== harbor ==
==> flow/design.v (excerpt) <==
module accel_display(
	input 		          		clk,         
	input 		          		reset_n,
	input 		     [1:0]		SW,
	input 		          		data_update,
	input 		     [15:0]		data_x,
	input 		     [15:0]		data_y,
	output		     [7:0]		HEX0,
	output		     [7:0]		HEX1,
	output		     [7:0]		HEX2,
	output		     [7:0]		HEX3,
	output		reg  [3:0]		VGA_B,
	output		reg  [3:0]		VGA_G,
	output		reg          	VGA_HS,
	output		reg  [3:0]		VGA_R,
	output		reg          	VGA_VS
);
	wire [32:0] smooth_outx, smooth_outy;
	reg  [9:0] pixel_x1, pixel_x2; 
	wire [9:0] x1, x2;
	reg  [9:0] pixel_y1, pixel_y2;
	wire [9:0] y1, y2;
	reg  [7:0] addr;
	wire [11:0] colors;
	reg  [0:0] en;
	reg  [0:0] en_q;
	reg  [9:0] count;
	wire [9:0]  col, row;
	reg  [3:0]   red, green, blue;
	wire  h_sync, v_sync;
	wire  disp_ena;
	smoothFilter x_axis (.clock(clk), .reset_n(reset_n), .enable(VGA_HS), .select(SW[1:0]), .data_x(data_x), 
	                     .data_update(data_update), .smooth_out(smooth_outx));
	smoothFilter y_axis (.clock(clk), .reset_n(reset_n), .enable(VGA_VS), .select(SW[1:0]), .data_x(data_y), 
	                     .data_update(data_update), .smooth_out(smooth_outy));
	BCDconvert BCD_x (.bin(count), .nothing(1'b0), .sign(HEX3), 
	                  .hunBCD(HEX2), .tenBCD(HEX1), .oneBCD(HEX0));
	always @(posedge clk) begin
		if (disp_ena == 1'b1) begin
			VGA_R <= red;
			VGA_B <= blue;
			VGA_G <= green;
		end else begin
			VGA_R <= 4'd0;
			VGA_B <= 4'd0;
			VGA_G <= 4'd0;
		end
		VGA_HS <= h_sync;
		VGA_VS <= v_sync;
	end
	vga_controller control (.pixel_clk(clk), .reset_n(reset_n), .h_sync (h_sync),
                           .v_sync(v_sync), .disp_ena(disp_ena), .column(col), .row(row));
	ram  memory (.clock(clk), .address(addr) , .data_out(colors));
	assign x1 = 10'd311 + smooth_outx[9:0];
	assign x2 = 10'd326 + smooth_outx[9:0];
	assign y1 = 10'd231 + smooth_outy[9:0];
	assign y2 = 10'd246 + smooth_outy[9:0];
	always @(*) begin 
		pixel_x1 = x1;
		pixel_x2 = x2;
	end
	always @(*) begin
		if (y1[9] == 1'b1) begin
			pixel_y1 = 10'd0;
  ...
Size in the first run: ~530 flip-flops, about 35000 sq um of cells after synthesis.
clock: 26.9 ns
lec_check: 0
abc_area: 0
cap_margin: 20
cell_pad_in_sites_global_placement: 2
core_margin: 2
core_utilization: 69
cts_cluster_diameter: 59
gpl_routability_driven: 0
gpl_timing_driven: 0
hold_slack_margin: 0.25
max_routing_layer: met5
place_density_lb_addon: 0.05
setup_slack_margin: 0.77
slew_margin: 20
run.sh (not shown) runs the stock make flow with config.mk's settings and CLKGATE_MAP_FILE=.
The flow ended early for harbor: it failed with a tool error in 3_1_place_gp_skip_io.
Setup changes, harbor to zinc
Settings: HOLD_SLACK_MARGIN removed (was 0.25); GPL_TIMING_DRIVEN removed (was 0); ABC_AREA removed (was 0); CTS_CLUSTER_DIAMETER removed (was 59); CORE_UTILIZATION changed from 69 to 61; CELL_PAD_IN_SITES_GLOBAL_PLACEMENT removed (was 2); SETUP_SLACK_MARGIN changed from 0.77 to 3.63; MAX_ROUTING_LAYER removed (was met5); GPL_ROUTABILITY_DRIVEN removed (was 0); PLACE_DENSITY_LB_ADDON removed (was 0.05); the clock period (ns, I/O delays scaled along) changed from 26.9 to 13.1.
- In the tables for harbor and zinc, total core area reads higher with zinc.
- Changes observed in zinc relative to harbor: simple-gate share of the synthesized area closely matched the old numbers; die extent in x rose by about 6%; sequential cell area fraction in the yosys report flat; fraction of registers with async set or reset after synthesis held.
- Against harbor as the reference, zinc delivers a higher number of standard-cell rows in the floorplan.
- Compared with harbor, zinc shows effective utilization at floorplan lower by 7.8 points.
- Die height came out higher on zinc than on harbor.
- Synthesized cell count came out exactly the same in harbor and zinc.
- Area of the die delta for zinc relative to harbor: 6700 sq um higher
- zinc: done, clean on timing, DRC and antenna
Inputs modified between zinc and cedar:
Settings: swapping 3.63 for 3.8 in SETUP_SLACK_MARGIN; swapping 61 for 68 in CORE_UTILIZATION; putting CTS_CLUSTER_SIZE at 41 where nothing was set; swapping 13.1 for 13.2 in the clock period (ns, I/O delays scaled along).
==> results <==
Of the two values seen for biggest power consumer among the groups, sequential cells was produced by cedar and the clock network by zinc.
From zinc to cedar the numbers moved as follows: synthesis-to-finish area growth increased by 0.37 points relative to the old numbers; logic gate fraction of the total cell area increased by 0.39 points relative to the old numbers; core utilization of the finished layout increased by 9.1 points relative to the old numbers; critical path depth decreased by about 6% relative to the old numbers; global-route usage increased by 3.7 points relative to the old numbers.
Comparing clock-buffer cell count for cedar and zinc, the smaller number came from zinc.
Placed wire-length estimate after detailed placement for cedar: 1.9% down relative to zinc
Relative contribution of the clock network to total power (higher): zinc
#### Input delta (ember over cedar)
Settings: PLACE_DENSITY: unset -> 0.6; CTS_CLUSTER_SIZE: 41 -> unset; CORE_UTILIZATION: 68 -> 54; SETUP_SLACK_MARGIN: 3.8 -> unset; the clock period (ns, I/O delays scaled along): 13.2 -> 16.2.
Findings:
- A library cell contributing the largest single delay on the critical path of dfxtp_1 is what ember shows, while a41oi_1 belongs to cedar.
- Of cedar and ember, ember shows the lower total power consumption of the routed design, with cedar above it.
- ember against cedar; sequential power is down by more than 10%.
- Going from cedar to ember, post-layout instance area now sits lower, clock power fell by about 14%.
--- input diff ember..quartz ---
Settings: CORE_UTILIZATION now 35, was 54; the clock period (ns, I/O delays scaled along) now 24.7, was 16.2.
Findings:
Per the comparison of quartz with ember, clock skew shows an increase of 0.0074 ns; maximum number of pins on one net before global-route repair shows an increase of about 90%; final worst-path setup slack shows an increase of 6.54 ns; global router's overall resource usage shows a reduction of 8.1 points; critical path depth shows a reduction of 2.1%.
The endpoint of the worst setup timing path comes out HEX1[3] in one run and HEX2[1] in the other, namely in quartz and ember respectively.
Cmp quartz vs ember: number of placement rows higher in quartz
Max first-pass GRT wire length across quartz and ember: ember
quartz — cell count about 10% higher, ember as reference
Max clock share of power across quartz and ember: quartz

## sierra
Starting RTL as in the previous note.
export LEC_CHECK = 0
export ABC_AREA = 1
export CAP_MARGIN = 20
export CORE_MARGIN = 2
export CORE_UTILIZATION = 69
export CTS_CLUSTER_DIAMETER = 59
export GPL_ROUTABILITY_DRIVEN = 0
export GPL_TIMING_DRIVEN = 1
export MAX_ROUTING_LAYER = met4
export PLACE_DENSITY = 0.6
export SETUP_SLACK_MARGIN = 0.77
export SLEW_MARGIN = 20
create_clock -name core_clock -period 26.9 [get_ports {clk}]
Every stage of the flow completed for sierra, and the final layout passed the timing, DRC and antenna checks.
Input-level comparison between xenon and sierra:
Settings: CORE_UTILIZATION now 61, was 69; GPL_ROUTABILITY_DRIVEN no longer set, was 0; CTS_CLUSTER_DIAMETER now 238, was 59; MAX_ROUTING_LAYER no longer set, was met4; GPL_TIMING_DRIVEN no longer set, was 1; SETUP_SLACK_MARGIN no longer set, was 0.77; the clock period (ns, I/O delays scaled along) now 12.4, was 26.9.
[summary]
In xenon the non-filler instance count after layout turned out 101 higher than in sierra. Looking at sierra and xenon, the summed standard-cell area reported by yosys is a wash. Taking sierra over xenon, the well tap count ratio works out to 0.889. xenon: post-route cell area 380 sq um above sierra. Comparing sierra and xenon, the lower sum of routed wire segments on met1 is on sierra. Compared with sierra, internal cell power in xenon increased by more than 100%. Comparing wire length of the first global-routing pass for sierra and xenon, the smaller number came from sierra.
Input-level comparison between pepper and xenon:
Settings: a deleted ABC_AREA that had been 1; a change of CORE_UTILIZATION from 61 to 40; a deleted CTS_CLUSTER_DIAMETER that had been 238; a change of the clock period (ns, I/O delays scaled along) from 12.4 to 16.2.
--- outcome ---
Per the comparison of pepper with xenon, combinational fraction of the cell area saw an increase, tally of unique sky130hd cells used after synthesis increased by 64% relative to the old numbers, power -about 64%.
The adder-cell share of the synthesized area in pepper sits 0.24 points above the value recorded for xenon.
In pepper the fraction of the cycle the final worst path needs turned out 0.53 points lower than in xenon.
Measured against pepper, the sum of met3 wire segment lengths after detailed routing of xenon comes out at 1.3 times the reference value.
As of pepper, placeable core region had risen by more than half compared to xenon.
Worst path required time in pepper vs xenon: up 3040 ps
Compared to xenon, pepper was floorplanned on a bigger die.
The higher via count of pepper and xenon is in xenon.
Changes in juniper relative to pepper:
Settings: swapping 40 for 70 in CORE_UTILIZATION; putting ABC_AREA at 1 where nothing was set; swapping 16.2 for 10.1 in the clock period (ns, I/O delays scaled along).
[summary]
| juniper | all stages done | FAIL | negative setup slack |
In juniper the area of combinational cells with multiple inputs turned out 4.1% higher than in pepper.
Higher worst setup slack among pepper and juniper: pepper
Met3 layer wire length in the routed design, juniper vs pepper: up by more than 100%
Looking at pepper and juniper, the clock-pin transition on the worst setup and hold timing paths is a wash.
When juniper is measured against pepper, its number of fillers in the final layout turns out about 60% lower.
juniper ended up with combinational logic as its group drawing the most power; pepper ended up with clock.
Comparing pepper and juniper, the higher internal power component is on juniper.
On simple-gate portion of the synthesized area: juniper sits above pepper.
> inputs changed (juniper -> amber)
Settings: swapping 20 for 10 in SLEW_MARGIN; putting TNS_END_PERCENT at 95 where nothing was set; putting CTS_CLUSTER_DIAMETER at 221 where nothing was set; putting GPL_ROUTABILITY_DRIVEN at 1 where nothing was set; putting SETUP_SLACK_MARGIN at 1.17 where nothing was set; putting CTS_CLUSTER_SIZE at 75 where nothing was set; swapping 0.6 for 0.59 in PLACE_DENSITY.
### Flow results
- Among juniper and amber, the run that stopped before the end is amber, and it is the only one.
- Every stage of juniper finished as expected; the final checks, on the other hand, flagged negative setup slack, which means the layout fails.
- The flow ended early for amber: it failed with a tool error in global routing (5_1_grt).
- From juniper to amber, maximum buffer depth of the clock tree did not move at all.
- Quantity of gates resized following cts (juniper / amber): 0.41
- Of juniper and amber, juniper shows the lower pre-CTS setup slack, with amber above it.
Modified inputs, violet compared to amber
Settings: CORE_UTILIZATION now 64, was 70; SLEW_MARGIN now 20, was 10; SETUP_SLACK_MARGIN no longer set, was 1.17; PLACE_DENSITY now 0.6, was 0.59; GPL_ROUTABILITY_DRIVEN no longer set, was 1; CTS_CLUSTER_SIZE no longer set, was 75; CTS_CLUSTER_DIAMETER no longer set, was 221; ABC_AREA no longer set, was 1; TNS_END_PERCENT no longer set, was 95; the clock period (ns, I/O delays scaled along) now 12.4, was 10.1.
## What came out
violet ran to completion and came out clean on the timing, DRC and antenna checks.
Number of cells produced by synthesis is lower on violet
Taking amber as the reference point, the number of H-tree levels of violet rises by 1.
On synthesized area, violet does better than amber.
Power and IR drop assume default switching activity.
